**config.mk**
```make
export PLATFORM = sky130hd
export DESIGN_NAME = adc_processing
export DESIGN_NICKNAME = adc_processing
export VERILOG_FILES = /design/flow/design.v
export SDC_FILE = /design/flow/constraint.sdc
export NUM_CORES = 4
export LEC_CHECK = 0
export CAP_MARGIN = 20
export CORE_MARGIN = 2
export CORE_UTILIZATION = 72
export CTS_CLUSTER_SIZE = 50
export PLACE_DENSITY_LB_ADDON = 0.0
export SETUP_SLACK_MARGIN = 1.3
export SLEW_MARGIN = 20
export TNS_END_PERCENT = 5
```
**constraint.sdc**
```tcl
create_clock -name core_clock -period 4.43 [get_ports {clk}]
set_input_delay 0.8860 -clock core_clock [delete_from_list [all_inputs] [get_ports {clk}]]
set_output_delay 0.8860 -clock core_clock [all_outputs]
set_load 0.01 [all_outputs]
```
**design.v**
```verilog
module averager
    #(parameter int
        power = 8,  
        N = 12)     
    (
        input logic clk,
        reset,
        EN,
        input logic [N-1:0] Din,    
        output logic [N-1:0] Q      
    );
    logic [N-1:0] REG_ARRAY [2**power:1];
    logic [power+N-1:0] sum;
    assign Q = sum[power+N-1:power];
    always_ff @(posedge clk) begin
        if (reset) begin
            sum <= 0;
            for (int j = 1; j <= 2**power; j++) begin
                REG_ARRAY[j] <= 0;
            end
        end
        else if (EN) begin
            sum <= sum + Din - REG_ARRAY[2**power];
            for (int j = 2**power; j > 1; j--) begin
                REG_ARRAY[j] <= REG_ARRAY[j-1];
            end
            REG_ARRAY[1] <= Din;
        end
    end
endmodule
module adc_processing #(
    parameter int SCALING_FACTOR = 310866,
    parameter int SHIFT_FACTOR   = 19,
    parameter int NEGATIVE_FACTOR = 12
) (
    input  logic        clk,
    input  logic        reset,
    input  logic        ready,
    input  logic [15:0] data,
    output logic [15:0] ave_data,
    output logic [15:0] scaled_adc_data
);
    localparam int SCALING_FACTOR_WIDTH = $clog2(SCALING_FACTOR) + 1;
    localparam int INTERMEDIATE_WIDTH = 16 + SCALING_FACTOR_WIDTH;
    logic [INTERMEDIATE_WIDTH-1:0] scaled_adc_data_temp; 
    logic [15:0] scaled_adc_data_pipe;
    averager #(
        .power(8),  
        .N(16)      
    ) AVERAGER (
        .reset(reset),
        .clk(clk),
        .EN(ready),
        .Din(data),
        .Q(ave_data)
    );
    always_ff @(posedge clk) begin
        if (reset) begin
            scaled_adc_data <= 0;
            scaled_adc_data_temp <= 0;
            scaled_adc_data_pipe <= 0;
        end
        else if (ready) begin
            scaled_adc_data_temp <= ave_data * SCALING_FACTOR;             
            scaled_adc_data_pipe <= scaled_adc_data_temp >> SHIFT_FACTOR;  
            scaled_adc_data      <= scaled_adc_data_pipe - 12;             
        end                                                
    end                                                    
endmodule
```
**run.sh**
```bash
#!/bin/bash
# the make line also repeats each setting of config.mk as NAME=value (left out here)
make -C /OpenROAD-flow-scripts/flow DESIGN_CONFIG=/design/flow/config.mk WORK_HOME=/design/flow/orfs CLKGATE_MAP_FILE= finish
```
==> results of run 1 <==
==> metal layers <==
| metal | global-route usage (%) | vias up |
|---|---|---|
| li1 | - | 46935 |
| met1 | 28.9 | 43376 |
| met2 | 40.0 | 771 |
| met3 | 3.22 | 361 |
| met4 | 5.67 | 0 |
| met5 | 0 | - |
==> final cells by class <==
class	count	area [um^2]	area share, %
flip-flops and latches	4168	83500	49.5
repair buffers	386	4180	2.48
multi-input cells	8920	63700	37.7
diodes	2	5.00	0.00297
inverters	206	773	0.458
well taps	2805	3510	2.08
clock buffers	583	11800	6.98
clock inverters	113	1360	0.803
==> stage by stage <==
stage               utilization (%)  TNS, ps  cells  power, mW  setup slack, ps
floorplan                         -   -11070  14248       54.1             -894
global placement               74.2   -16830  16481       63.5            -1240
detailed placement             74.2   -17070  16481       63.3            -1270
CTS                            80.5   -13390  17180       97.6            -1070
global route                   80.6   -16000  17182        103            -1240
finish                         80.6   -12880  17183       97.3            -1040
==> timing repair <==
item / CTS / global route
buffers inserted: 3 / 1
pin swaps: 24 / 26
gates resized: 31 / 30
endpoints found under the setup margin: 25 / 23
hold endpoints to repair: 0 / 0
==> impl_metrics.csv, run 1 <==
group,metric,value,unit
min_path,min_path_type,"reg -> reg",
critical_path,cp-end-kind,"flip-flop",
logic_synthesis,top_area_share,55.1,%
place,io_buffer_count,50,
global_routing,antenna_found_initial,1,
flow_run,max-cap-violations,0,
run_status,status,"finished with violations",
floorplanning,rows,168,
floorplanning,die_w,463,um
final_layout,fin_area,0.169,mm^2
critical_path,cp_common_cell,"fa_1",
logic_synthesis,edf_count,0,
critical_path,cp.arrival,6240,ps
final_layout,nets,14362,
critical_path,critPathSlowestCell,"fa_2",
logic_synthesis,yosysCellCount,14248,
logic_synthesis,ys_area,0.151,mm^2
drt,finalWirelength,248000,um
logic_synthesis,flop_cell,"dfxtp_1",
drt,dr_wl_met2,124000,um
logic_synthesis,ys_seq_share,55.1,%
global_routing,grt_pass1_vias,91025,
logic_synthesis,ys_ff,4168,
logic_synthesis,yosysWarningCount,3,
drt,vias,91443,
logic_synthesis,area_leaders,"dfxtp_1 55%, mux2i_1 27%, nor2_1 10%, clkbuf_1 1.7%, fa_1 1.4%",
global_routing,grt.total_usage,22.6,%
timing,drv_slew,0,
cts,cts_root_buf,"clkbuf_16",
min_path,hold_depth,2,
global_routing,gr-total-overflow,0,
place,dpl.hpwl,146000,um
timing,hold_viol_final,0,
logic_synthesis,ys_async_sr_fraction,0,%
pwr,p_sw,26.9,mW
floorplanning,core-area,0.209,mm^2
logic_synthesis,yosys.area_share.xor_xnor,0.208,%
global_routing,grt_pass1_wl,425000,um
logic_synthesis,most_common_cell,"nor2_1",
flow_run,warnings,91,
timing,post-route-period-util,123,%
critical_path,worst_r2r_path_depth,18,
critical_path,path_cells,"fa_2 -> inv_2 -> fa_1 -> inv_1 -> fa_1 -> fa_2 -> fa_1 -> inv_2 -> fa_1 -> inv_2 -> ha_4 -> a21o_1 -> a2111o_1 -> a31o_1 -> o221a_4 -> a221oi_2 -> xor2_1 -> o21ai_1",
drt,routedWlPerCell,14.4,um
critical_path,r2r_slack,-1040,ps
pwr,swShare,27.7,%
critical_path,cp_num_buf_inv,4,
logic_synthesis,aoi_share,0.901,%
critical_path,path_delay_family,"adder cells",
drt,ant_nets,0,
pwr,pwr-share-clk,34.4,%
logic_synthesis,synth_top_cell_by_area,"dfxtp_1",
timing,fmax,0.183,GHz
logic_synthesis,synthCells,14248,
drt,drt_iter0_drc,4625,
logic_synthesis,ys_top_cells_by_count,"4171 x nor2_1, 4168 x dfxtp_1, 4131 x mux2i_1",
logic_synthesis,topCombFamilyByArea,"multiplexers",
critical_path,crit_type,"reg -> reg",
final_layout,syn2layout_area_growth,11.4,%
timing,whs,445,ps
timing,slew_headroom,23.3,%
min_path,holdCritStartpoint,"scaled_adc_data_temp[27]$_SDFFE_PP0P_",
drt,highest_layer,"met4",
cts,insertion_delay,980,ps
timing,rsz0062_at_grt,"yes",
critical_path,worstSetupEndpoint,"scaled_adc_data_temp[28]$_SDFFE_PP0P_",
timing,setup_violations,16,
pwr,ir_worst_vdd,1.38,mV
cts,clock_path_buffers,4,
critical_path,r2r-start,"AVERAGER.sum[13]$_SDFFE_PP0P_",
pwr,largestPowerGroup,"registers",
timing,fin_worst_skew,51.5,ps
pwr,combinationalPower,26.0,mW
pwr,powerSeq,37.8,mW
critical_path,worstPathMaxFanout,3,
logic_synthesis,synth_nets,14530,
floorplanning,die_h,463,um
critical_path,setup.worst_path.start_class,"flip-flop",
critical_path,regToRegEndpoint,"scaled_adc_data_temp[28]$_SDFFE_PP0P_",
drt,first_pass_iters,7,
critical_path,critPathMaxStageDelay,610,ps
logic_synthesis,ys_sh_mux,27.3,%
timing,setup_slack,-1040,ps
timing,layout_min_cycle_time,5470,ps
pwr,power_clock,33.5,mW
critical_path,startpoint,"AVERAGER.sum[13]$_SDFFE_PP0P_",
drt,drc,0,
place,place_area,0.155,mm^2
place,gp_congestion,0.813,
floorplanning,core_util_floorplan,72.3,%
cts,cts_tree,"done",
pwr,p_per_area,577,mW/mm^2
critical_path,worstSetupPathDepth,18,
drt,vias_per_cell,5.32,
cts,cts_made_buffers,398,
cts,ctsHoldBuffers,0,
critical_path,critPathRequiredTime,5200,ps
pwr,p_int,70.4,mW
drt,wl_met3,6250,um
pwr,seqPwrFrac,38.9,%
logic_synthesis,synthAdderAreaFrac,2.69,%
cts,cts.clk_slew.worst_paths,60,ps
timing,tightest_slew,1150,ps
logic_synthesis,netlist_area,0.151,mm^2
floorplanning,die_area,0.214,mm^2
pwr,p_leak,76.4,nW
logic_synthesis,avgSynthCellArea,10.6,um^2
drt,wl_met1,113000,um
logic_synthesis,synthDistinctLibCells,66,
cts,cts.sinks,4168,
floorplanning,num_io_pins,51,
min_path,min_to,"scaled_adc_data_temp[27]$_SDFFE_PP0P_",
run_status,violations,"setup timing",
cts,cts_max_level,5,
pwr,pwr-share-comb,26.7,%
global_routing,grt_max_degree,270,
logic_synthesis,ys_sh_simple,10.8,%
final_layout,fillerInstances,12426,
==> run 2, diff against run 1 <==
ABC_AREA = 1   (was default)
CTS_CLUSTER_DIAMETER = 129   (was default)
CTS_CLUSTER_SIZE = 14   (was 50)
HOLD_SLACK_MARGIN = 0.29   (was default)
PLACE_DENSITY_LB_ADDON = 0.15   (was 0.0)
TNS_END_PERCENT = default   (was 5)
==> impl_metrics.csv, run 2 <==
group,metric,value,unit
cts,cts_made_buffers,347,
place,dpl.hpwl,146000,um
cts,cts_tree,"done",
logic_synthesis,ys_sh_simple,22.0,%
logic_synthesis,ys_area,0.150,mm^2
global_routing,antenna_found_initial,2,
timing,post-route-period-util,110,%
logic_synthesis,ys_seq_share,55.6,%
pwr,p_sw,30.1,mW
floorplanning,die_area,0.212,mm^2
timing,drv_slew,0,
drt,first_pass_iters,6,
critical_path,critPathRequiredTime,5250,ps
logic_synthesis,synthDistinctLibCells,33,
logic_synthesis,synthCells,19257,
timing,tightest_slew,1030,ps
logic_synthesis,netlist_area,0.150,mm^2
drt,vias_per_cell,5.33,
pwr,seqPwrFrac,43.0,%
final_layout,fillerInstances,15174,
global_routing,gr-total-overflow,0,
min_path,hold_depth,2,
cts,insertion_delay,930,ps
cts,cts_max_level,5,
flow_run,max-cap-violations,0,
critical_path,cp_common_cell,"fa_1",
global_routing,grt_pass1_vias,107849,
pwr,pwr-share-comb,29.4,%
run_status,status,"finished with violations",
critical_path,setup.worst_path.start_class,"flip-flop",
logic_synthesis,yosysWarningCount,3,
drt,vias,113752,
critical_path,cp.arrival,5700,ps
pwr,powerSeq,41.1,mW
pwr,largestPowerGroup,"registers",
logic_synthesis,ys_ff,4168,
critical_path,crit_type,"reg -> reg",
timing,slew_headroom,31.5,%
place,place_inst,20976,
floorplanning,rows,167,
critical_path,cp_num_buf_inv,6,
cts,cts.clk_slew.worst_paths,80,ps
final_layout,fin_util,77.4,%
logic_synthesis,area_leaders,"dfxtp_1 56%, nor2_1 21%, o21ai_0 14%, clkbuf_1 2.2%, fa_1 1.4%",
drt,ant_nets,0,
floorplanning,num_io_pins,51,
critical_path,critPathSlowestCell,"fa_2",
pwr,ir_worst_vdd,1.31,mV
critical_path,regToRegEndpoint,"scaled_adc_data_temp[32]$_SDFFE_PP0P_",
min_path,holdCritStartpoint,"AVERAGER.REG_ARRAY[169][2]$_SDFFE_PP0P_",
global_routing,grt.total_usage,24.7,%
critical_path,startpoint,"AVERAGER.sum[13]$_SDFFE_PP0P_",
logic_synthesis,ys_top_cells_by_count,"8301 x nor2_1, 4168 x dfxtp_1, 4143 x o21ai_0",
drt,finalWirelength,267000,um
critical_path,cp-end-kind,"flip-flop",
cts,cts.sinks,4168,
pwr,swShare,31.5,%
logic_synthesis,aoi_share,14.2,%
critical_path,worst_r2r_path_depth,22,
critical_path,path_cells,"fa_2 -> inv_2 -> fa_1 -> inv_1 -> fa_1 -> fa_2 -> fa_1 -> inv_2 -> fa_1 -> inv_2 -> ha_4 -> nand2_4 -> nor2_4 -> buf_6 -> buf_6 -> nand2_4 -> nand3_4 -> nand2_2 -> nand3_2 -> nand2_1 -> nor2_1 -> nor2_1",
floorplanning,die_w,461,um
place,gp_congestion,0.849,
timing,setup_slack,-450,ps
logic_synthesis,top_area_share,55.6,%
logic_synthesis,most_common_cell,"nor2_1",
critical_path,critPathMaxStageDelay,620,ps
timing,fin_worst_skew,35.0,ps
critical_path,worstSetupPathDepth,22,
global_routing,grt_pass1_wl,469000,um
floorplanning,core-area,0.207,mm^2
floorplanning,core_util_floorplan,72.5,%
pwr,pwr-share-clk,27.6,%
final_layout,syn2layout_area_growth,6.76,%
critical_path,worstPathMaxFanout,4,
timing,hold_viol_final,0,
logic_synthesis,synth_nets,19539,
final_layout,final_cells,21341,
logic_synthesis,flop_cell,"dfxtp_1",
pwr,p_int,65.5,mW
min_path,min_to,"AVERAGER.REG_ARRAY[170][2]$_SDFFE_PP0P_",
timing,setup_violations,16,
timing,fmax,0.205,GHz
logic_synthesis,synthAdderAreaFrac,2.71,%
timing,rsz0062_at_grt,"yes",
pwr,p_leak,69.2,nW
critical_path,worstSetupEndpoint,"scaled_adc_data_temp[32]$_SDFFE_PP0P_",
final_layout,seqCellArea,0.0835,mm^2
drt,routedWlPerCell,12.5,um
pwr,combinationalPower,28.1,mW
flow_run,warnings,119,
drt,drt_iter0_drc,8583,
drt,drc,0,
final_layout,logic_area,0.0591,mm^2
timing,layout_min_cycle_time,4880,ps
floorplanning,die_h,461,um
logic_synthesis,yosysCellCount,19257,
critical_path,r2r_slack,-450,ps
logic_synthesis,synth_top_cell_by_area,"dfxtp_1",
global_routing,grt_max_degree,242,
pwr,power_clock,26.4,mW
cts,ctsHoldBuffers,0,
logic_synthesis,avgSynthCellArea,7.80,um^2
final_layout,nets,18824,
pwr,p_per_area,597,mW/mm^2
logic_synthesis,topCombFamilyByArea,"simple AND/OR/NAND/NOR gates",
critical_path,r2r-start,"AVERAGER.sum[13]$_SDFFE_PP0P_",
cts,clock_path_buffers,4,
logic_synthesis,ys_sh_mux,0,%
logic_synthesis,edf_count,0,
critical_path,path_delay_family,"adder cells",
run_status,violations,"setup timing",
min_path,min_path_type,"reg -> reg",
logic_synthesis,yosys.area_share.xor_xnor,0.0816,%
cts,cts_root_buf,"clkbuf_16",
place,io_buffer_count,50,
logic_synthesis,ys_async_sr_fraction,0,%
run 2: what timing repair did:
action                                  CTS  global route
endpoints found under the setup margin   21            17
setup buffers                             2             3
pin swaps                                39            34
gates resized                            76            60
run 2: through the flow:
| stage | power, mW | TNS (ps) | worst slack [ps] | area [um^2] | hold WS (ps) |
|---|---|---|---|---|---|
| after floorplan | 59.2 | -2460 | -233 | 150000 | 430 |
| after global placement | 65.7 | -6300 | -466 | 151000 | 450 |
| after detailed placement | 66.0 | -6940 | -497 | 151000 | 461 |
| after CTS | 94.4 | -6330 | -448 | 160000 | 443 |
| after global routing | 102 | -9040 | -623 | 160000 | 474 |
| final | 95.7 | -5730 | -450 | 160000 | 442 |
run 2: layer usage:
metal | GRT usage, % | up-vias | share of wire [%]
li1 | - | 59443 | -
met4 | 6.35 | 2 | 2.1
met2 | 43.8 | 1347 | 47
met5 | 0 | - | 0.0075
met1 | 31.7 | 52522 | 48
met3 | 3.14 | 438 | 3.0
run 2: final cells by class:
cell class	instances	area share (%)
diodes	2	0.00312
clock buffers	353	5.50
clock inverters	5	0.0453
inverters	402	0.950
multi-input cells	13283	36.9
flip-flops and latches	4168	52.1
well taps	2788	2.18
repair buffers	340	2.39
==> run 3, diff against run 2 <==
ABC_AREA = default   (was 1)
CORE_MARGIN = 4   (was 2)
CORE_UTILIZATION = 30   (was 72)
CTS_CLUSTER_DIAMETER = default   (was 129)
CTS_CLUSTER_SIZE = 98   (was 14)
GPL_ROUTABILITY_DRIVEN = 1   (was default)
GPL_TIMING_DRIVEN = 0   (was default)
HOLD_SLACK_MARGIN = default   (was 0.29)
MIN_ROUTING_LAYER = met2   (was default)
PLACE_DENSITY_LB_ADDON = 0.23   (was 0.15)
SETUP_SLACK_MARGIN = 1.69   (was 1.3)
clock period = 7.95 ns   (was 4.43 ns; I/O delays follow)
==> impl_metrics.csv, run 3 <==
group,metric,value,unit
critical_path,worstSetupEndpoint,"scaled_adc_data_temp[33]$_SDFFE_PP0P_",
global_routing,gr-total-overflow,0,
logic_synthesis,yosysWarningCount,3,
drt,vias_per_cell,5.97,
pwr,pwr-share-comb,21.4,%
cts,cts.sinks,4168,
logic_synthesis,ys_area,0.151,mm^2
logic_synthesis,yosysCellCount,14248,
pwr,pwr-share-clk,38.5,%
pwr,p_int,37.2,mW
global_routing,grt_pass1_vias,147310,
critical_path,crit_type,"reg -> reg",
logic_synthesis,ys_sh_simple,10.8,%
pwr,p_sw,15.9,mW
critical_path,startpoint,"AVERAGER.sum[19]$_SDFFE_PP0P_",
timing,post-route-period-util,75.3,%
min_path,min_path_type,"reg -> reg",
logic_synthesis,flop_cell,"dfxtp_1",
timing,setup_slack,1960,ps
critical_path,setup.worst_path.start_class,"flip-flop",
timing,hold_viol_final,0,
logic_synthesis,area_leaders,"dfxtp_1 55%, mux2i_1 27%, nor2_1 10%, clkbuf_1 1.7%, fa_1 1.4%",
logic_synthesis,yosys.area_share.xor_xnor,0.208,%
cts,cts_max_level,5,
floorplanning,die_w,718,um
cts,ctsHoldBuffers,0,
final_layout,nets,15019,
logic_synthesis,ys_seq_share,55.1,%
place,pre_cts_ws,1400,ps
logic_synthesis,synthAdderAreaFrac,2.69,%
pwr,powerSeq,21.2,mW
cts,cts_root_buf,"clkbuf_16",
critical_path,path_cells,"inv_1 -> ha_1 -> fa_1 -> fa_1 -> inv_1 -> fa_1 -> fa_1 -> ha_1 -> ha_1 -> a21oi_1 -> o21ai_0 -> a41o_2 -> a211o_1 -> a31oi_1 -> mux2i_1 -> o21ai_0",
logic_synthesis,synthCells,14248,
critical_path,r2r_slack,1960,ps
critical_path,regToRegEndpoint,"scaled_adc_data_temp[33]$_SDFFE_PP0P_",
timing,fin_worst_skew,43.6,ps
logic_synthesis,synth_top_cell_by_area,"dfxtp_1",
cts,cts_made_buffers,434,
place,dpl.hpwl,201000,um
critical_path,worstSetupPathDepth,16,
floorplanning,num_io_pins,51,
logic_synthesis,edf_count,0,
logic_synthesis,top_area_share,55.1,%
drt,dr_wl_met2,161000,um
global_routing,antenna_found_initial,3,
pwr,ir_worst_vdd,0.742,mV
floorplanning,die_h,718,um
final_layout,syn2layout_area_growth,15.4,%
timing,rsz0062_at_grt,"yes",
place,gp_congestion,0.810,
logic_synthesis,ys_ff,4168,
pwr,p_leak,76.5,nW
floorplanning,die_area,0.516,mm^2
cts,cts_tree,"done",
timing,tightest_slew,931,ps
cts,insertion_delay,990,ps
critical_path,worst_r2r_path_depth,16,
logic_synthesis,avgSynthCellArea,10.6,um^2
pwr,power_clock,20.4,mW
pwr,swShare,29.9,%
drt,wl_met3,128000,um
drt,ant_nets,0,
logic_synthesis,ys_top_cells_by_count,"4171 x nor2_1, 4168 x dfxtp_1, 4131 x mux2i_1",
critical_path,cp-end-kind,"flip-flop",
drt,vias,129897,
timing,slew_headroom,37.9,%
critical_path,r2r-start,"AVERAGER.sum[19]$_SDFFE_PP0P_",
pwr,largestPowerGroup,"registers",
logic_synthesis,synthDistinctLibCells,66,
drt,finalWirelength,300000,um
pwr,power.total,53.0,mW
logic_synthesis,most_common_cell,"nor2_1",
timing,setup_tns,0,ps
pwr,seqPwrFrac,40.1,%
logic_synthesis,synth_nets,14530,
floorplanning,core_util_floorplan,30.1,%
critical_path,cp_common_cell,"fa_1",
timing,fmax,0.167,GHz
critical_path,critPathRequiredTime,8800,ps
global_routing,grt_pass1_wl,493000,um
place,place_inst,20981,
critical_path,cp_num_buf_inv,2,
drt,wl_met1,0,um
logic_synthesis,ys_sh_mux,27.3,%
min_path,holdCritStartpoint,"scaled_adc_data_temp[28]$_SDFFE_PP0P_",
cts,cts.clk_slew.worst_paths,60,ps
timing,setup_violations,0,
drt,highest_layer,"met5",
min_path,min_to,"scaled_adc_data_temp[28]$_SDFFE_PP0P_",
logic_synthesis,netlist_area,0.151,mm^2
flow_run,warnings,35,
timing,drv_slew,0,
global_routing,grt_max_degree,16,
min_path,hold_depth,2,
drt,drc,0,
critical_path,worstPathMaxFanout,10,
floorplanning,rows,260,
critical_path,cp.arrival,6840,ps
final_layout,final_cells,21774,
critical_path,critPathSlowestCell,"dfxtp_2",
floorplanning,core-area,0.502,mm^2
pwr,combinationalPower,11.4,mW
cts,clock_path_buffers,4,
critical_path,path_delay_family,"adder cells",
drt,routedWlPerCell,13.8,um
place,io_buffer_count,48,
flow_run,max-cap-violations,0,
run_status,status,"no timing/DRC/antenna violations",
pwr,p_per_area,303,mW/mm^2
critical_path,critPathMaxStageDelay,580,ps
global_routing,grt.total_usage,16.8,%
timing,layout_min_cycle_time,5990,ps
logic_synthesis,topCombFamilyByArea,"multiplexers",
drt,first_pass_iters,7,
drt,drt_iter0_drc,8280,
logic_synthesis,aoi_share,0.901,%
logic_synthesis,ys_async_sr_fraction,0,%
## run 3: repair_timing
| action | in CTS | in global routing |
|---|---|---|
| gates resized | 5 | 14 |
| pin swaps | 0 | 1 |
| cloned | 0 | 0 |
| buffers inserted | 0 | 1 |
| endpoints found under the setup margin | 9 | 14 |
## run 3: metal layers
metal	vias to the layer above	GRT usage [%]
li1	47710	-
met1	47937	-
met2	33241	19.1
met3	987	24.4
met4	22	2.97
met5	-	1.04
## run 3: cell type report
type	count	area, um^2
plain buffers	954	3810
clock inverters	140	1550
diodes	4	10.0
well taps	6681	8360
flip-flops and latches	4168	83500
multi-input cells	8920	63400
clock buffers	648	12800
inverters	206	773
fillers	50960	328000
repair buffers	53	583
## run 3: per-stage QoR
stage	utilization (%)	hold WS (ps)	instance area [um^2]
floorplan	-	425	151000
global placement	31.9	442	160000
detailed placement	31.9	443	160000
CTS	34.8	452	175000
global route	34.8	491	175000
finish	34.8	451	175000
==> run 4, diff against run 3 <==
ABC_AREA = 1   (was default)
CAP_MARGIN = 40   (was 20)
CORE_MARGIN = 2   (was 4)
CORE_UTILIZATION = 72   (was 30)
CTS_CLUSTER_DIAMETER = 70   (was default)
CTS_CLUSTER_SIZE = 14   (was 98)
GPL_ROUTABILITY_DRIVEN = default   (was 1)
GPL_TIMING_DRIVEN = default   (was 0)
MIN_ROUTING_LAYER = default   (was met2)
PLACE_DENSITY_LB_ADDON = 0.15   (was 0.23)
SETUP_SLACK_MARGIN = 1.3   (was 1.69)
clock period = 4.43 ns   (was 7.95 ns; I/O delays follow)
==> impl_metrics.csv, run 4 <==
group,metric,value,unit
min_path,holdCritStartpoint,"AVERAGER.REG_ARRAY[253][11]$_SDFFE_PP0P_",
cts,cts.clk_slew.worst_paths,60,ps
floorplanning,num_io_pins,51,
drt,drt_iter0_drc,8125,
logic_synthesis,edf_count,0,
global_routing,grt.total_usage,24.6,%
timing,drv_slew,0,
pwr,swShare,31.7,%
pwr,pwr-share-comb,29.4,%
place,place_area,0.151,mm^2
logic_synthesis,synthCells,19257,
timing,hold_viol_final,0,
floorplanning,die_w,461,um
pwr,power_clock,26.6,mW
critical_path,cp_common_cell,"inv_2",
logic_synthesis,ys_sh_mux,0,%
pwr,seqPwrFrac,42.9,%
critical_path,cp.arrival,5730,ps
drt,drc,0,
critical_path,worstSetupEndpoint,"scaled_adc_data_temp[32]$_SDFFE_PP0P_",
logic_synthesis,synth_nets,19539,
global_routing,grt_pass1_wl,469000,um
cts,insertion_delay,950,ps
min_path,min_to,"AVERAGER.REG_ARRAY[254][11]$_SDFFE_PP0P_",
floorplanning,core-area,0.207,mm^2
run_status,status,"finished with violations",
global_routing,grt_max_degree,242,
logic_synthesis,synth_top_cell_by_area,"dfxtp_1",
run_status,violations,"setup timing",
logic_synthesis,synthDistinctLibCells,33,
logic_synthesis,aoi_share,14.2,%
logic_synthesis,topCombFamilyByArea,"simple AND/OR/NAND/NOR gates",
global_routing,grt_pass1_vias,107843,
timing,whs,428,ps
drt,routedWlPerCell,12.5,um
logic_synthesis,avgSynthCellArea,7.80,um^2
drt,ant_nets,0,
global_routing,antenna_found_initial,1,
flow_run,max-cap-violations,0,
timing,layout_min_cycle_time,4930,ps
logic_synthesis,top_area_share,55.6,%
logic_synthesis,most_common_cell,"nor2_1",
critical_path,critPathRequiredTime,5220,ps
logic_synthesis,yosysWarningCount,3,
final_layout,fin_area,0.161,mm^2
pwr,p_leak,69.3,nW
critical_path,r2r_slack,-500,ps
pwr,combinationalPower,28.2,mW
pwr,pwr-share-clk,27.8,%
pwr,largestPowerGroup,"registers",
critical_path,setup.worst_path.start_class,"flip-flop",
critical_path,critPathMaxStageDelay,610,ps
critical_path,crit_type,"reg -> reg",
pwr,p_per_area,598,mW/mm^2
timing,fmax,0.203,GHz
cts,cts_tree,"done",
global_routing,gr-total-overflow,0,
logic_synthesis,area_leaders,"dfxtp_1 56%, nor2_1 21%, o21ai_0 14%, clkbuf_1 2.2%, fa_1 1.4%",
critical_path,cp-end-kind,"flip-flop",
logic_synthesis,ys_area,0.150,mm^2
cts,cts_max_level,5,
logic_synthesis,ys_ff,4168,
timing,fin_worst_skew,68.5,ps
logic_synthesis,yosys.area_share.xor_xnor,0.0816,%
logic_synthesis,flop_cell,"dfxtp_1",
min_path,min_path_type,"reg -> reg",
critical_path,path_delay_family,"adder cells",
drt,vias,113764,
cts,cts_root_buf,"clkbuf_16",
logic_synthesis,netlist_area,0.150,mm^2
critical_path,r2r-start,"AVERAGER.sum[13]$_SDFFE_PP0P_",
place,pre_cts_ws,-489,ps
timing,rsz0062_at_grt,"yes",
place,io_buffer_count,50,
cts,cts.sinks,4168,
pwr,p_sw,30.4,mW
place,gp_congestion,0.849,
logic_synthesis,ys_async_sr_fraction,0,%
timing,post-route-period-util,111,%
critical_path,cp_num_buf_inv,5,
critical_path,worst_r2r_path_depth,22,
critical_path,startpoint,"AVERAGER.sum[13]$_SDFFE_PP0P_",
critical_path,regToRegEndpoint,"scaled_adc_data_temp[32]$_SDFFE_PP0P_",
floorplanning,die_h,461,um
final_layout,fin_util,77.5,%
final_layout,nets,18826,
critical_path,critPathSlowestCell,"fa_2",
floorplanning,core_util_floorplan,72.5,%
timing,setup_tns,-6750,ps
critical_path,worstSetupPathDepth,22,
logic_synthesis,yosysCellCount,19257,
timing,tightest_slew,942,ps
logic_synthesis,ys_top_cells_by_count,"8301 x nor2_1, 4168 x dfxtp_1, 4143 x o21ai_0",
pwr,p_int,65.5,mW
logic_synthesis,ys_sh_simple,22.0,%
logic_synthesis,synthAdderAreaFrac,2.71,%
drt,first_pass_iters,5,
cts,ctsHoldBuffers,0,
critical_path,path_cells,"fa_2 -> inv_2 -> fa_1 -> inv_2 -> fa_1 -> fa_2 -> fa_1 -> inv_2 -> fa_1 -> inv_2 -> ha_4 -> nand2_4 -> nor2_4 -> inv_2 -> nor2_4 -> nand2_1 -> nand3_2 -> nand2_2 -> nand3_2 -> nand2_1 -> nor2_1 -> nor2_1",
timing,setup_slack,-505,ps
pwr,ir_worst_vdd,1.53,mV
place,dpl.hpwl,146000,um
logic_synthesis,ys_seq_share,55.6,%
pwr,powerSeq,41.1,mW
cts,clock_path_buffers,4,
floorplanning,rows,167,
cts,cts_made_buffers,350,
final_layout,syn2layout_area_growth,6.90,%
critical_path,worstPathMaxFanout,4,
timing,setup_violations,16,
floorplanning,die_area,0.212,mm^2
min_path,hold_depth,2,
drt,vias_per_cell,5.33,
flow_run,warnings,153,
drt,finalWirelength,267000,um
timing,slew_headroom,37.2,%
==> run 4: repair_timing <==
action / CTS / global route
resized: 26 / 123
endpoints found under the setup margin: 21 / 17
buffers inserted: 0 / 1
pin swaps: 3 / 82
==> run 4: metal layers <==
layer | up-vias | GRT usage [%] | part of all wire [%] | wire length [um]
met2 | 1236 | 44.0 | 47 | 127000
met5 | - | 0 | 0 | 0
li1 | 59483 | - | - | -
met4 | 0 | 5.96 | 2.0 | 5230
met1 | 52603 | 31.6 | 48 | 128000
met3 | 442 | 2.95 | 2.7 | 7110
==> run 4: layout make-up <==
type | count | area (um^2)
tap | 2788 | 3490
multi-input combinational | 13283 | 59100
clock buffer | 356 | 8900
sequential | 4168 | 83500
clock inverter | 12 | 151
fill | 15103 | 46700
timing repair buffer | 339 | 3870
antenna | 7 | 17.5
inverter | 402 | 1530
==> run 4: stage by stage <==
step	cells	power (mW)
3_5_place_dp	20978	66.0
4_1_cts	21346	93.5
5_1_grt	21353	102
3_3_place_gp	20976	65.7
6_report	21355	95.9
2_1_floorplan	19257	59.2
==> run 5, diff against run 4 <==
ABC_AREA = default   (was 1)
CAP_MARGIN = 20   (was 40)
CORE_ASPECT_RATIO = 0.75   (was default)
CORE_UTILIZATION = 68   (was 72)
CTS_CLUSTER_DIAMETER = 202   (was 70)
CTS_CLUSTER_SIZE = 15   (was 14)
GPL_ROUTABILITY_DRIVEN = 0   (was default)
MAX_ROUTING_LAYER = met4   (was default)
PLACE_DENSITY_LB_ADDON = default   (was 0.15)
SETUP_SLACK_MARGIN = 0.28   (was 1.3)
SLEW_MARGIN = 25   (was 20)
clock period = 3.18 ns   (was 4.43 ns; I/O delays follow)
==> impl_metrics.csv, run 5 <==
group,metric,value,unit
run_status,status,"finished with violations",
run_status,violations,"setup timing",
logic_synthesis,ys_async_sr_fraction,0,%
logic_synthesis,topCombFamilyByArea,"multiplexers",
logic_synthesis,ys_sh_mux,27.3,%
cts,cts_max_level,5,
floorplanning,core-area,0.221,mm^2
timing,drv_slew,0,
logic_synthesis,ys_area,0.151,mm^2
floorplanning,die_w,549,um
final_layout,final_cells,17115,
logic_synthesis,aoi_share,0.901,%
critical_path,critPathRequiredTime,3920,ps
global_routing,grt_pass1_vias,88112,
timing,post-route-period-util,173,%
logic_synthesis,synth_nets,14530,
logic_synthesis,area_leaders,"dfxtp_1 55%, mux2i_1 27%, nor2_1 10%, clkbuf_1 1.7%, fa_1 1.4%",
critical_path,r2r_slack,-2310,ps
critical_path,r2r-start,"AVERAGER.sum[14]$_SDFFE_PP0P_",
logic_synthesis,yosysCellCount,14248,
logic_synthesis,yosys.area_share.xor_xnor,0.208,%
floorplanning,die_h,413,um
logic_synthesis,top_area_share,55.1,%
min_path,min_path_type,"in -> reg",
cts,cts_made_buffers,319,
global_routing,antenna_found_initial,0,
critical_path,regToRegEndpoint,"scaled_adc_data_temp[28]$_SDFFE_PP0P_",
global_routing,grt_pass1_wl,408000,um
drt,drc,0,
critical_path,worstPathMaxFanout,3,
cts,cts.clk_slew.worst_paths,80,ps
timing,slew_headroom,41.6,%
cts,clock_path_buffers,4,
pwr,p_per_area,763,mW/mm^2
pwr,powerSeq,52.7,mW
drt,finalWirelength,236000,um
drt,ant_nets,0,
timing,rsz0062_at_grt,"yes",
floorplanning,core_util_floorplan,68.6,%
logic_synthesis,ys_ff,4168,
critical_path,worstSetupPathDepth,18,
timing,setup_tns,-33050,ps
final_layout,fillerInstances,15062,
critical_path,cp-end-kind,"flip-flop",
critical_path,cp_num_buf_inv,4,
logic_synthesis,ys_sh_simple,10.8,%
pwr,pwr-share-comb,30.7,%
global_routing,grt_max_degree,173,
logic_synthesis,netlist_area,0.151,mm^2
logic_synthesis,most_common_cell,"nor2_1",
drt,routedWlPerCell,13.8,um
logic_synthesis,yosysWarningCount,3,
pwr,combinationalPower,38.8,mW
timing,layout_min_cycle_time,5490,ps
final_layout,syn2layout_area_growth,9.56,%
logic_synthesis,edf_count,0,
logic_synthesis,ys_top_cells_by_count,"4171 x nor2_1, 4168 x dfxtp_1, 4131 x mux2i_1",
logic_synthesis,avgSynthCellArea,10.6,um^2
critical_path,path_delay_family,"adder cells",
pwr,p_int,89.2,mW
drt,vias,90705,
cts,cts_root_buf,"clkbuf_16",
critical_path,critPathSlowestCell,"fa_2",
drt,first_pass_iters,8,
place,io_buffer_count,50,
pwr,swShare,29.5,%
timing,tightest_slew,876,ps
critical_path,worst_r2r_path_depth,18,
drt,drt_iter0_drc,5070,
min_path,min_to,"AVERAGER.REG_ARRAY[1][9]$_SDFFE_PP0P_",
pwr,pwr-share-clk,27.7,%
drt,antenna_cells,0,
pwr,p_sw,37.4,mW
critical_path,path_cells,"fa_2 -> inv_2 -> fa_1 -> inv_2 -> fa_1 -> fa_2 -> fa_1 -> inv_1 -> fa_1 -> inv_2 -> ha_4 -> a21o_1 -> a2111o_1 -> a31o_1 -> o221a_4 -> a221oi_2 -> xor2_1 -> o21ai_1",
critical_path,startpoint,"AVERAGER.sum[14]$_SDFFE_PP0P_",
final_layout,nets,14433,
critical_path,crit_type,"reg -> reg",
place,place_inst,16760,
place,dpl.hpwl,147000,um
logic_synthesis,synth_top_cell_by_area,"dfxtp_1",
timing,fmax,0.182,GHz
pwr,seqPwrFrac,41.6,%
critical_path,critPathMaxStageDelay,610,ps
pwr,largestPowerGroup,"registers",
timing,setup_violations,16,
min_path,hold_depth,2,
timing,fin_worst_skew,32.4,ps
pwr,p_leak,74.9,nW
logic_synthesis,synthDistinctLibCells,66,
cts,cts_tree,"done",
floorplanning,num_io_pins,51,
min_path,holdCritStartpoint,"reset",
pwr,ir_worst_vdd,3.00,mV
critical_path,cp_common_cell,"fa_1",
flow_run,warnings,59,
cts,cts.sinks,4168,
critical_path,cp.arrival,6230,ps
timing,hold_viol_final,0,
cts,ctsHoldBuffers,0,
flow_run,max-cap-violations,0,
logic_synthesis,ys_seq_share,55.1,%
critical_path,worstSetupEndpoint,"scaled_adc_data_temp[28]$_SDFFE_PP0P_",
cts,insertion_delay,870,ps
logic_synthesis,synthAdderAreaFrac,2.69,%
global_routing,gr-total-overflow,0,
logic_synthesis,flop_cell,"dfxtp_1",
floorplanning,rows,149,
critical_path,setup.worst_path.start_class,"flip-flop",
global_routing,grt.total_usage,21.0,%
pwr,power_clock,35.1,mW
logic_synthesis,synthCells,14248,
floorplanning,die_area,0.226,mm^2
timing,setup_slack,-2310,ps
drt,vias_per_cell,5.30,
[run 5: metal layers]
metal	wire, um	vias up	global-route usage, %
met5	0	-	-
met4	5240	0	5.21
met3	6750	452	2.99
met2	110000	799	34.4
met1	114000	42643	27.6
li1	-	46811	-
[run 5: area by class of cell]
| class | instances | area [um^2] | share of cell area, % |
|---|---|---|---|
| clock buffer | 330 | 8230 | 4.96 |
| clock inverter | 11 | 148 | 0.0890 |
| inverter | 206 | 773 | 0.466 |
| multi-input combinational | 8920 | 63800 | 38.5 |
| sequential | 4168 | 83500 | 50.3 |
| tap | 2944 | 3680 | 2.22 |
| timing repair buffer | 536 | 5770 | 3.48 |
[run 5: repair_timing]
action                     4_1_cts  5_1_grt
setup endpoints to repair       25       25
pin swaps                       43       19
gates resized                   42       37
setup buffers                    6        8
[run 5: stage by stage]
| stage | util (%) | total power, mW | hold WS, ps | area [um^2] | setup WS, ps |
|---|---|---|---|---|---|
| finish | 75.2 | 127 | 279 | 166000 | -2310 |
| floorplan | - | 76.0 | 425 | 152000 | -2140 |
| global route | 75.2 | 133 | 275 | 166000 | -2400 |
| detailed placement | 71.2 | 89.2 | 450 | 157000 | -2380 |
| CTS | 75.1 | 126 | 259 | 166000 | -2220 |
| global placement | 71.2 | 87.6 | 454 | 157000 | -2250 |
==> run 6, diff against run 5 <==
CAP_MARGIN = 15   (was 20)
CELL_PAD_IN_SITES_DETAIL_PLACEMENT = 1   (was default)
CELL_PAD_IN_SITES_GLOBAL_PLACEMENT = 1   (was default)
CORE_ASPECT_RATIO = 1.69   (was 0.75)
CORE_UTILIZATION = 55   (was 68)
CTS_CLUSTER_DIAMETER = 66   (was 202)
CTS_CLUSTER_SIZE = 18   (was 15)
GPL_ROUTABILITY_DRIVEN = default   (was 0)
GPL_TIMING_DRIVEN = 0   (was default)
MIN_ROUTING_LAYER = met2   (was default)
PLACE_DENSITY_LB_ADDON = 0.11   (was default)
SETUP_SLACK_MARGIN = 2.42   (was 0.28)
SLEW_MARGIN = 35   (was 25)
TNS_END_PERCENT = 5   (was default)
clock period = 10.0 ns   (was 3.18 ns; I/O delays follow)
==> impl_metrics.csv, run 6 <==
group,metric,value,unit
run_status,status,"no timing/DRC/antenna violations",
critical_path,critPathRequiredTime,10730,ps
pwr,combinationalPower,9.31,mW
timing,setup_tns,0,ps
min_path,min_to,"AVERAGER.REG_ARRAY[92][15]$_SDFFE_PP0P_",
pwr,largestPowerGroup,"registers",
final_layout,nets,14859,
critical_path,cp_common_cell,"fa_1",
critical_path,worst_r2r_path_depth,18,
place,dpl.hpwl,256000,um
logic_synthesis,ys_area,0.151,mm^2
logic_synthesis,yosysCellCount,14248,
critical_path,cp-end-kind,"flip-flop",
critical_path,critPathSlowestCell,"dfxtp_1",
logic_synthesis,synth_top_cell_by_area,"dfxtp_1",
logic_synthesis,ys_sh_mux,27.3,%
cts,cts_root_buf,"clkbuf_16",
logic_synthesis,ys_async_sr_fraction,0,%
timing,post-route-period-util,66.6,%
timing,slew_headroom,40.3,%
logic_synthesis,ys_seq_share,55.1,%
drt,vias,132891,
pwr,p_per_area,226,mW/mm^2
flow_run,warnings,33,
min_path,min_path_type,"reg -> reg",
place,gp_congestion,0.916,
logic_synthesis,aoi_share,0.901,%
final_layout,syn2layout_area_growth,8.28,%
global_routing,antenna_found_initial,1,
floorplanning,die_h,686,um
pwr,swShare,31.4,%
logic_synthesis,topCombFamilyByArea,"multiplexers",
critical_path,r2r_slack,3340,ps
floorplanning,rows,250,
logic_synthesis,edf_count,0,
global_routing,grt_max_degree,19,
global_routing,grt.total_usage,38.1,%
drt,first_pass_iters,8,
logic_synthesis,avgSynthCellArea,10.6,um^2
cts,cts_tree,"done",
global_routing,grt_pass1_vias,151300,
logic_synthesis,synth_nets,14530,
logic_synthesis,top_area_share,55.1,%
timing,fmax,0.150,GHz
timing,whs,470,ps
logic_synthesis,most_common_cell,"nor2_1",
floorplanning,num_io_pins,51,
logic_synthesis,synthAdderAreaFrac,2.69,%
logic_synthesis,yosysWarningCount,3,
pwr,ir_worst_vdd,0.444,mV
logic_synthesis,area_leaders,"dfxtp_1 55%, mux2i_1 27%, nor2_1 10%, clkbuf_1 1.7%, fa_1 1.4%",
cts,cts_made_buffers,276,
cts,postCtsResizedCells,0,
pwr,pwr-share-clk,29.3,%
pwr,p_int,25.4,mW
logic_synthesis,ys_top_cells_by_count,"4171 x nor2_1, 4168 x dfxtp_1, 4131 x mux2i_1",
global_routing,grt_pass1_wl,561000,um
floorplanning,core-area,0.274,mm^2
timing,drv_slew,0,
logic_synthesis,flop_cell,"dfxtp_1",
drt,finalWirelength,351000,um
critical_path,path_cells,"fa_1 -> inv_1 -> fa_1 -> inv_1 -> fa_1 -> fa_1 -> fa_1 -> inv_1 -> fa_1 -> inv_1 -> ha_1 -> a21oi_1 -> nor2_1 -> a2111oi_0 -> a21oi_1 -> a211oi_1 -> or4b_2 -> o311ai_1",
pwr,seqPwrFrac,45.6,%
cts,clock_path_buffers,4,
timing,hold_viol_final,0,
critical_path,cp.arrival,7390,ps
drt,vias_per_cell,7.27,
logic_synthesis,yosys.area_share.xor_xnor,0.208,%
timing,setup_violations,0,
global_routing,gr-total-overflow,0,
floorplanning,core_util_floorplan,55.3,%
cts,cts.clk_slew.worst_paths,80,ps
drt,drt_iter0_drc,16318,
pwr,power_clock,10.8,mW
min_path,holdCritStartpoint,"AVERAGER.REG_ARRAY[91][15]$_SDFFE_PP0P_",
place,io_buffer_count,48,
critical_path,r2r-start,"AVERAGER.sum[14]$_SDFFE_PP0P_",
pwr,powerSeq,16.9,mW
cts,post-cts-setup-buffer-count,0,
logic_synthesis,netlist_area,0.151,mm^2
critical_path,regToRegEndpoint,"scaled_adc_data_temp[22]$_SDFFE_PP0P_",
timing,tightest_slew,896,ps
logic_synthesis,synthDistinctLibCells,66,
critical_path,crit_type,"reg -> reg",
final_layout,fillerInstances,29332,
critical_path,critPathMaxStageDelay,830,ps
pwr,p_sw,11.6,mW
final_layout,logic_area,0.0634,mm^2
drt,ant_nets,0,
critical_path,cp_num_buf_inv,4,
floorplanning,die_w,408,um
cts,cts.sinks,4168,
logic_synthesis,synthCells,14248,
logic_synthesis,ys_sh_simple,10.8,%
timing,fin_worst_skew,41.4,ps
timing,layout_min_cycle_time,6660,ps
cts,cts_max_level,5,
critical_path,path_delay_family,"adder cells",
drt,drc,0,
cts,insertion_delay,900,ps
critical_path,worstSetupEndpoint,"scaled_adc_data_temp[22]$_SDFFE_PP0P_",
critical_path,startpoint,"AVERAGER.sum[14]$_SDFFE_PP0P_",
cts,ctsHoldBuffers,0,
pwr,pwr-share-comb,25.2,%
final_layout,seqCellArea,0.0834,mm^2
critical_path,setup.worst_path.start_class,"flip-flop",
critical_path,worstSetupPathDepth,18,
floorplanning,die_area,0.280,mm^2
drt,routedWlPerCell,19.2,um
logic_synthesis,ys_ff,4168,
critical_path,worstPathMaxFanout,10,
min_path,hold_depth,2,
timing,rsz0062_at_grt,"no",
flow_run,max-cap-violations,0,
pwr,p_leak,73.0,nW
[run 6: metal layers]
layer	part of all wire, %	track usage, %	routed length (um)
met5	0	-	0
met4	6.0	5.62	20900
met2	63	53.9	220000
met3	31	37.0	110000
met1	0	-	0
[run 6: cell type report]
cell class	count	share of cell area (%)
Antenna cell	18	0.0275
Clock buffer	286	4.37
Inverter	206	0.472
Sequential cell	4168	50.9
Clock inverter	11	0.114
Buffer	954	2.33
Timing Repair Buffer	51	0.334
Tap cell	3654	2.79
Multi-Input combinational cell	8920	38.7
[run 6: per-stage QoR]
stage	cell area (um^2)	worst slack, ps	instances	util, %	power [mW]
2_1_floorplan	151000	4340	14248	-	23.6
3_3_place_gp	156000	3390	17950	57.1	26.2
3_5_place_dp	157000	3350	17952	57.1	26.3
4_1_cts	164000	3350	18249	59.8	36.9
5_1_grt	164000	3100	18260	59.8	38.9
6_report	164000	3340	18268	59.8	37.0
==> run 7, diff against run 6 <==
CAP_MARGIN = 20   (was 15)
CELL_PAD_IN_SITES_DETAIL_PLACEMENT = default   (was 1)
CORE_ASPECT_RATIO = default   (was 1.69)
CORE_UTILIZATION = 50   (was 55)
CTS_CLUSTER_DIAMETER = default   (was 66)
CTS_CLUSTER_SIZE = 34   (was 18)
GPL_TIMING_DRIVEN = default   (was 0)
MIN_ROUTING_LAYER = default   (was met2)
PLACE_DENSITY_LB_ADDON = 0.08   (was 0.11)
SETUP_SLACK_MARGIN = default   (was 2.42)
SLEW_MARGIN = 20   (was 35)
TNS_END_PERCENT = default   (was 5)
==> impl_metrics.csv, run 7 <==
group,metric,value,unit
critical_path,cp-end-kind,"flip-flop",
logic_synthesis,most_common_cell,"nor2_1",
critical_path,startpoint,"AVERAGER.sum[13]$_SDFFE_PP0P_",
critical_path,path_delay_family,"adder cells",
global_routing,grt_max_degree,253,
logic_synthesis,synth_top_cell_by_area,"dfxtp_1",
cts,cts.clk_slew.worst_paths,70,ps
critical_path,worst_r2r_path_depth,18,
logic_synthesis,yosysWarningCount,3,
logic_synthesis,ys_async_sr_fraction,0,%
pwr,pwr-share-clk,39.1,%
timing,tightest_slew,1150,ps
timing,rsz0062_at_grt,"no",
global_routing,grt_pass1_wl,403000,um
cts,cts_made_buffers,427,
logic_synthesis,synthCells,14248,
place,pre_cts_ws,3720,ps
pwr,seqPwrFrac,40.5,%
critical_path,cp_num_buf_inv,2,
critical_path,path_cells,"fa_1 -> xor2_1 -> ha_1 -> or2_2 -> fa_1 -> fa_1 -> fa_1 -> inv_1 -> fa_1 -> inv_1 -> ha_1 -> and2_2 -> a2111o_1 -> a31o_1 -> o221a_4 -> a221oi_2 -> xor2_1 -> o21ai_1",
logic_synthesis,yosys.area_share.xor_xnor,0.208,%
floorplanning,die_w,554,um
global_routing,antenna_found_initial,2,
floorplanning,num_io_pins,51,
cts,cts_tree,"done",
pwr,p_sw,11.6,mW
min_path,min_path_type,"reg -> reg",
logic_synthesis,flop_cell,"dfxtp_1",
critical_path,worstSetupPathDepth,18,
drt,vias,89354,
cts,clock_path_buffers,4,
timing,hold_viol_final,0,
logic_synthesis,ys_sh_mux,27.3,%
min_path,holdCritStartpoint,"scaled_adc_data_temp[30]$_SDFFE_PP0P_",
logic_synthesis,yosysCellCount,14248,
critical_path,worstSetupEndpoint,"scaled_adc_data_temp[28]$_SDFFE_PP0P_",
critical_path,setup.worst_path.start_class,"flip-flop",
place,dpl.hpwl,131000,um
timing,layout_min_cycle_time,6160,ps
logic_synthesis,netlist_area,0.151,mm^2
floorplanning,die_h,554,um
global_routing,grt_pass1_vias,87695,
place,place_area,0.154,mm^2
logic_synthesis,synthAdderAreaFrac,2.69,%
flow_run,max-cap-violations,0,
place,io_buffer_count,50,
pwr,p_int,29.9,mW
timing,drv_slew,0,
drt,first_pass_iters,5,
logic_synthesis,ys_top_cells_by_count,"4171 x nor2_1, 4168 x dfxtp_1, 4131 x mux2i_1",
drt,routedWlPerCell,12.6,um
pwr,ir_worst_vdd,0.464,mV
logic_synthesis,area_leaders,"dfxtp_1 55%, mux2i_1 27%, nor2_1 10%, clkbuf_1 1.7%, fa_1 1.4%",
drt,drc,0,
floorplanning,rows,202,
drt,finalWirelength,230000,um
min_path,hold_depth,2,
flow_run,warnings,108,
drt,ant_nets,0,
run_status,status,"no timing/DRC/antenna violations",
floorplanning,core_util_floorplan,50.1,%
floorplanning,die_area,0.307,mm^2
critical_path,cp.arrival,6980,ps
logic_synthesis,ys_sh_simple,10.8,%
drt,vias_per_cell,4.91,
timing,slew_headroom,23.5,%
logic_synthesis,ys_seq_share,55.1,%
logic_synthesis,edf_count,0,
pwr,p_per_area,246,mW/mm^2
global_routing,gr-total-overflow,0,
critical_path,cp_common_cell,"fa_1",
critical_path,r2r_slack,3840,ps
min_path,min_to,"scaled_adc_data_temp[30]$_SDFFE_PP0P_",
pwr,combinationalPower,8.47,mW
global_routing,grt.total_usage,15.1,%
logic_synthesis,aoi_share,0.901,%
pwr,pwr-share-comb,20.4,%
critical_path,crit_type,"reg -> reg",
logic_synthesis,top_area_share,55.1,%
pwr,p_leak,75.6,nW
pwr,largestPowerGroup,"registers",
critical_path,critPathRequiredTime,10820,ps
critical_path,r2r-start,"AVERAGER.sum[13]$_SDFFE_PP0P_",
timing,post-route-period-util,61.6,%
critical_path,critPathSlowestCell,"dfxtp_1",
pwr,power_clock,16.3,mW
final_layout,syn2layout_area_growth,11.7,%
cts,cts_root_buf,"clkbuf_16",
logic_synthesis,topCombFamilyByArea,"multiplexers",
critical_path,worstPathMaxFanout,11,
cts,ctsHoldBuffers,0,
timing,setup_tns,0,ps
pwr,swShare,28.0,%
cts,cts.sinks,4168,
pwr,powerSeq,16.8,mW
final_layout,fin_area,0.169,mm^2
logic_synthesis,synth_nets,14530,
timing,fmax,0.162,GHz
critical_path,critPathMaxStageDelay,730,ps
floorplanning,core-area,0.302,mm^2
timing,setup_slack,3840,ps
logic_synthesis,synthDistinctLibCells,66,
cts,postCtsResizedCells,0,
final_layout,fillerInstances,25756,
timing,fin_worst_skew,49.0,ps
logic_synthesis,ys_ff,4168,
logic_synthesis,avgSynthCellArea,10.6,um^2
place,gp_congestion,0.773,
critical_path,regToRegEndpoint,"scaled_adc_data_temp[28]$_SDFFE_PP0P_",
cts,insertion_delay,940,ps
cts,post-cts-setup-buffer-count,0,
timing,setup_violations,0,
final_layout,nets,14136,
cts,cts_max_level,5,
logic_synthesis,ys_area,0.151,mm^2
drt,drt_iter0_drc,4402,
## run 7: layout make-up
class                      instances  area (um^2)  area share, %
multi-input combinational       8920        63400           37.5
clock inverter                   138         2170           1.28
inverter                         206          773          0.457
clock buffer                     644        12700           7.52
antenna                            1         2.50        0.00148
tap                             3978         4980           2.94
timing repair buffer             131         1580          0.936
sequential                      4168        83400           49.4
## run 7: routing by layer
metal	track usage (%)	share of wire, %
met1	18.7	49
met2	25.4	46
met3	2.15	2.7
met4	4.70	2.6
met5	-	0
## run 7: metrics by stage
stage	hold WS, ps	cells	total power [mW]	utilization [%]
after floorplan	425	14248	23.6	-
after global placement	451	17403	25.9	51.0
after detailed placement	445	17403	25.7	51.0
after CTS	453	18185	42.4	56.0
after global routing	478	18186	44.1	56.0
final	450	18186	41.6	56.0
==> run 8, diff against run 7 <==
CELL_PAD_IN_SITES_GLOBAL_PLACEMENT = default   (was 1)
CORE_UTILIZATION = 66   (was 50)
CTS_CLUSTER_SIZE = default   (was 34)
MAX_ROUTING_LAYER = default   (was met4)
PLACE_DENSITY_LB_ADDON = default   (was 0.08)
clock period = 4.5 ns   (was 10.0 ns; I/O delays follow)
==> impl_metrics.csv, run 8 <==
group,metric,value,unit
drt,vias_per_cell,5.22,
cts,clock_path_buffers,4,
pwr,p_per_area,581,mW/mm^2
logic_synthesis,ys_ff,4168,
critical_path,crit_type,"reg -> reg",
critical_path,path_cells,"fa_2 -> xor2_1 -> ha_2 -> or2_4 -> fa_1 -> fa_2 -> fa_1 -> inv_1 -> fa_1 -> inv_2 -> ha_4 -> and2_4 -> a2111o_1 -> a31o_1 -> o221a_4 -> a221oi_2 -> xor2_1 -> o21ai_1",
timing,drv_slew,0,
critical_path,critPathRequiredTime,5270,ps
min_path,min_path_type,"reg -> reg",
logic_synthesis,ys_area,0.151,mm^2
critical_path,cp.arrival,6150,ps
global_routing,grt_pass1_wl,405000,um
cts,insertion_delay,990,ps
critical_path,cp_num_buf_inv,2,
place,place_inst,16627,
global_routing,grt_max_degree,247,
cts,cts.clk_slew.worst_paths,60,ps
global_routing,gr-total-overflow,0,
critical_path,setup.worst_path.start_class,"flip-flop",
timing,whs,419,ps
global_routing,grt_busiest_layer,"met2",
logic_synthesis,ys_async_sr_fraction,0,%
cts,cts_max_level,5,
logic_synthesis,ys_top_cells_by_count,"4171 x nor2_1, 4168 x dfxtp_1, 4131 x mux2i_1",
critical_path,path_delay_family,"adder cells",
run_status,violations,"setup timing",
logic_synthesis,flop_cell,"dfxtp_1",
place,io_buffer_count,50,
drt,drc,0,
logic_synthesis,aoi_share,0.901,%
global_routing,grt_pass1_vias,87488,
pwr,ir_worst_vdd,1.47,mV
critical_path,regToRegEndpoint,"scaled_adc_data_temp[28]$_SDFFE_PP0P_",
global_routing,grt.met1_usage,26.3,%
timing,fin_worst_skew,105,ps
critical_path,startpoint,"AVERAGER.sum[14]$_SDFFE_PP0P_",
place,place_area,0.155,mm^2
drt,vias,90601,
logic_synthesis,synthDistinctLibCells,66,
floorplanning,die_area,0.233,mm^2
pwr,swShare,28.2,%
place,dpl.hpwl,139000,um
global_routing,use_met2,33.3,%
final_layout,fin_area,0.169,mm^2
logic_synthesis,yosysCellCount,14248,
final_layout,syn2layout_area_growth,11.4,%
drt,finalWirelength,235000,um
critical_path,r2r-start,"AVERAGER.sum[14]$_SDFFE_PP0P_",
critical_path,r2r_slack,-890,ps
pwr,pwr-share-comb,27.5,%
floorplanning,die_h,483,um
logic_synthesis,topCombFamilyByArea,"multiplexers",
floorplanning,die_w,483,um
logic_synthesis,edf_count,0,
timing,rsz0062_at_grt,"yes",
pwr,seqPwrFrac,38.0,%
timing,setup_violations,16,
logic_synthesis,synthAdderAreaFrac,2.69,%
critical_path,cp-end-kind,"flip-flop",
logic_synthesis,yosysWarningCount,3,
logic_synthesis,netlist_area,0.151,mm^2
global_routing,grt_util_met3,2.82,%
cts,ctsHoldBuffers,0,
cts,cts.sinks,4168,
timing,slew_headroom,24.6,%
timing,post-route-period-util,120,%
logic_synthesis,ys_sh_simple,10.8,%
floorplanning,core-area,0.228,mm^2
pwr,power.total,98.0,mW
logic_synthesis,ys_sh_mux,27.3,%
final_layout,nets,14318,
floorplanning,num_io_pins,51,
timing,fmax,0.186,GHz
timing,layout_min_cycle_time,5390,ps
cts,cts_made_buffers,409,
critical_path,cp_common_cell,"fa_1",
logic_synthesis,avgSynthCellArea,10.6,um^2
logic_synthesis,synth_nets,14530,
drt,first_pass_iters,5,
min_path,min_to,"AVERAGER.REG_ARRAY[228][11]$_SDFFE_PP0P_",
pwr,p_leak,76.2,nW
logic_synthesis,ys_seq_share,55.1,%
critical_path,critPathSlowestCell,"fa_2",
floorplanning,core_util_floorplan,66.5,%
timing,setup_slack,-885,ps
pwr,largestPowerGroup,"registers",
logic_synthesis,synthCells,14248,
pwr,powerSeq,37.3,mW
timing,tightest_slew,1130,ps
floorplanning,rows,175,
logic_synthesis,synth_top_cell_by_area,"dfxtp_1",
logic_synthesis,most_common_cell,"nor2_1",
place,gp_congestion,0.815,
pwr,power_clock,33.8,mW
flow_run,warnings,95,
min_path,holdCritStartpoint,"AVERAGER.REG_ARRAY[227][11]$_SDFFE_PP0P_",
global_routing,antenna_found_initial,1,
critical_path,worstPathMaxFanout,3,
critical_path,worst_r2r_path_depth,18,
pwr,p_sw,27.7,mW
final_layout,fin_util,74.1,%
cts,cts_tree,"done",
logic_synthesis,top_area_share,55.1,%
critical_path,worstSetupEndpoint,"scaled_adc_data_temp[28]$_SDFFE_PP0P_",
final_layout,final_cells,17349,
critical_path,worstSetupPathDepth,18,
min_path,hold_depth,2,
flow_run,max-cap-violations,0,
run_status,status,"finished with violations",
critical_path,critPathMaxStageDelay,610,ps
drt,ant_nets,0,
drt,drt_iter0_drc,4210,
drt,routedWlPerCell,13.5,um
pwr,combinationalPower,27.0,mW
cts,cts_root_buf,"clkbuf_16",
global_routing,grt.total_usage,19.7,%
timing,hold_viol_final,0,
logic_synthesis,area_leaders,"dfxtp_1 55%, mux2i_1 27%, nor2_1 10%, clkbuf_1 1.7%, fa_1 1.4%",
pwr,pwr-share-clk,34.5,%
pwr,p_int,70.3,mW
logic_synthesis,yosys.area_share.xor_xnor,0.208,%
## run 8: cell type report
type	instances	area (um^2)
clock inverter	117	1480
multi-input combinational	8920	63700
tap	3009	3760
fill	15741	59100
timing repair buffer	331	3370
clock buffer	595	12100
sequential	4168	83500
antenna	3	7.51
inverter	206	773
## run 8: routing by layer
layer | part of all wire (%) | up-vias | wire, um
met5 | 0 | - | 0
met4 | 2.4 | 0 | 5650
met3 | 2.5 | 446 | 5910
met2 | 47 | 713 | 111000
met1 | 48 | 42595 | 112000
li1 | - | 46847 | -
## run 8: what timing repair did
| item | 4_1_cts | 5_1_grt |
|---|---|---|
| buffers inserted | 4 | 6 |
| setup endpoints to repair | 16 | 16 |
| pin swaps | 33 | 28 |
| gates resized | 31 | 36 |
## run 8: per-stage QoR
step / worst slack, ps / setup TNS (ps)
after global routing: -1030 / -12700
after detailed placement: -995 / -12460
final: -885 / -10050
after CTS: -846 / -10780
after global placement: -991 / -12120
after floorplan: -824 / -6860
==> run 9, diff against run 8 <==
ABC_AREA = 1   (was default)
CORE_UTILIZATION = 72   (was 66)
CTS_CLUSTER_DIAMETER = 391   (was default)
CTS_CLUSTER_SIZE = 14   (was default)
PLACE_DENSITY_LB_ADDON = 0.15   (was default)
SETUP_SLACK_MARGIN = -0.34   (was default)
clock period = 3.49 ns   (was 4.5 ns; I/O delays follow)
==> impl_metrics.csv, run 9 <==
group,metric,value,unit
run_status,status,"finished with violations",
run_status,violations,"setup timing",
global_routing,antenna_found_initial,1,
final_layout,syn2layout_area_growth,7.41,%
final_layout,final_cells,21439,
logic_synthesis,topCombFamilyByArea,"simple AND/OR/NAND/NOR gates",
critical_path,critPathSlowestCell,"fa_2",
timing,slew_headroom,25.8,%
place,place_inst,21075,
pwr,ir_worst_vdd,1.75,mV
pwr,combinationalPower,35.5,mW
logic_synthesis,ys_sh_mux,0,%
min_path,min_to,"AVERAGER.REG_ARRAY[1][9]$_SDFFE_PP0P_",
logic_synthesis,netlist_area,0.150,mm^2
final_layout,seqCellArea,0.0835,mm^2
pwr,p_int,82.9,mW
min_path,hold_depth,3,
place,io_buffer_count,50,
drt,routedWlPerCell,12.6,um
cts,cts_tree,"done",
floorplanning,rows,167,
flow_run,max-cap-violations,0,
logic_synthesis,synth_nets,19539,
timing,layout_min_cycle_time,4840,ps
logic_synthesis,area_leaders,"dfxtp_1 56%, nor2_1 21%, o21ai_0 14%, clkbuf_1 2.2%, fa_1 1.4%",
logic_synthesis,yosysWarningCount,3,
critical_path,critPathMaxStageDelay,600,ps
logic_synthesis,yosysCellCount,19257,
drt,ant_nets,0,
critical_path,setup.worst_path.start_class,"flip-flop",
pwr,pwr-share-comb,29.3,%
timing,tightest_slew,1110,ps
place,pre_cts_ws,-1410,ps
drt,vias,114039,
logic_synthesis,flop_cell,"dfxtp_1",
critical_path,cp-end-kind,"flip-flop",
min_path,holdCritStartpoint,"data[9]",
critical_path,worstSetupEndpoint,"scaled_adc_data_temp[33]$_SDFFE_PP0P_",
critical_path,critPathRequiredTime,4290,ps
place,gp_congestion,0.841,
critical_path,crit_type,"reg -> reg",
min_path,min_path_type,"in -> reg",
logic_synthesis,ys_sh_simple,22.0,%
timing,fin_worst_skew,60.9,ps
cts,ctsHoldBuffers,0,
floorplanning,core_util_floorplan,72.5,%
critical_path,r2r-start,"AVERAGER.sum[13]$_SDFFE_PP0P_",
flow_run,warnings,86,
logic_synthesis,ys_seq_share,55.6,%
critical_path,startpoint,"AVERAGER.sum[13]$_SDFFE_PP0P_",
pwr,seqPwrFrac,43.0,%
logic_synthesis,synthAdderAreaFrac,2.71,%
critical_path,cp_num_buf_inv,5,
pwr,swShare,31.6,%
pwr,p_leak,69.7,nW
pwr,pwr-share-clk,27.6,%
timing,post-route-period-util,139,%
logic_synthesis,ys_ff,4168,
timing,drv_slew,0,
logic_synthesis,avgSynthCellArea,7.80,um^2
cts,cts.sinks,4168,
timing,whs,340,ps
cts,cts.clk_slew.worst_paths,80,ps
critical_path,worstSetupPathDepth,21,
floorplanning,die_h,461,um
final_layout,fillerInstances,14985,
critical_path,path_cells,"fa_2 -> inv_2 -> fa_1 -> inv_1 -> fa_1 -> fa_2 -> fa_1 -> inv_1 -> fa_1 -> inv_2 -> ha_4 -> nand2_4 -> nor2_4 -> and2_4 -> nand2_2 -> nand3_2 -> nand2_2 -> nand3_1 -> nand3_1 -> nand2_1 -> inv_1",
drt,vias_per_cell,5.32,
timing,fmax,0.207,GHz
cts,cts_root_buf,"clkbuf_16",
global_routing,grt.total_usage,24.8,%
logic_synthesis,aoi_share,14.2,%
final_layout,nets,18919,
final_layout,logic_area,0.0590,mm^2
logic_synthesis,synth_top_cell_by_area,"dfxtp_1",
floorplanning,die_w,461,um
logic_synthesis,synthCells,19257,
timing,hold_viol_final,0,
critical_path,worstPathMaxFanout,3,
pwr,largestPowerGroup,"registers",
cts,insertion_delay,950,ps
critical_path,r2r_slack,-1350,ps
cts,clock_path_buffers,4,
timing,rsz0062_at_grt,"yes",
timing,setup_violations,16,
timing,setup_slack,-1350,ps
drt,drc,0,
pwr,powerSeq,52.2,mW
floorplanning,die_area,0.212,mm^2
logic_synthesis,ys_async_sr_fraction,0,%
critical_path,worst_r2r_path_depth,21,
pwr,p_sw,38.3,mW
critical_path,path_delay_family,"adder cells",
logic_synthesis,most_common_cell,"nor2_1",
logic_synthesis,ys_area,0.150,mm^2
final_layout,fin_util,77.8,%
drt,drt_iter0_drc,8234,
critical_path,cp.arrival,5640,ps
logic_synthesis,edf_count,0,
place,dpl.hpwl,151000,um
logic_synthesis,ys_top_cells_by_count,"8301 x nor2_1, 4168 x dfxtp_1, 4143 x o21ai_0",
floorplanning,num_io_pins,51,
cts,cts_max_level,5,
critical_path,cp_common_cell,"fa_1",
cts,cts_made_buffers,347,
floorplanning,core-area,0.207,mm^2
drt,finalWirelength,269000,um
global_routing,grt_pass1_vias,107975,
logic_synthesis,yosys.area_share.xor_xnor,0.0816,%
global_routing,grt_pass1_wl,471000,um
critical_path,regToRegEndpoint,"scaled_adc_data_temp[33]$_SDFFE_PP0P_",
logic_synthesis,synthDistinctLibCells,33,
global_routing,grt_max_degree,283,
pwr,p_per_area,752,mW/mm^2
drt,first_pass_iters,6,
logic_synthesis,top_area_share,55.6,%
global_routing,gr-total-overflow,0,
pwr,power_clock,33.5,mW
## run 9: per-stage QoR
| step | TNS (ps) | area (um^2) | power, mW |
|---|---|---|---|
| floorplan | -17500 | 150000 | 75.2 |
| global placement | -20480 | 152000 | 83.8 |
| detailed placement | -20950 | 152000 | 84.2 |
| CTS | -20970 | 161000 | 120 |
| global route | -24770 | 161000 | 129 |
| finish | -20760 | 161000 | 121 |
## run 9: metal layers
layer | part of all wire [%] | global-route usage [%]
met5 | 0 | 0
met4 | 1.9 | 6.01
met3 | 2.8 | 2.94
met2 | 48 | 44.4
met1 | 48 | 31.8
## run 9: final cells by class
| type | count | area share (%) |
|---|---|---|
| Clock buffer | 352 | 5.45 |
| Sequential cell | 4168 | 51.7 |
| Timing Repair Buffer | 435 | 3.00 |
| Multi-Input combinational cell | 13283 | 36.6 |
| Clock inverter | 10 | 0.0946 |
| Antenna cell | 1 | 0.00155 |
| Inverter | 402 | 0.949 |
| Tap cell | 2788 | 2.16 |
## run 9: what timing repair did
item	in CTS	in global routing
setup endpoints to repair	16	16
gates cloned	0	0
resized	59	48
buffers inserted	1	0
pin swaps	31	49
No activity file was given, so power comes from the tool's default toggle rates.
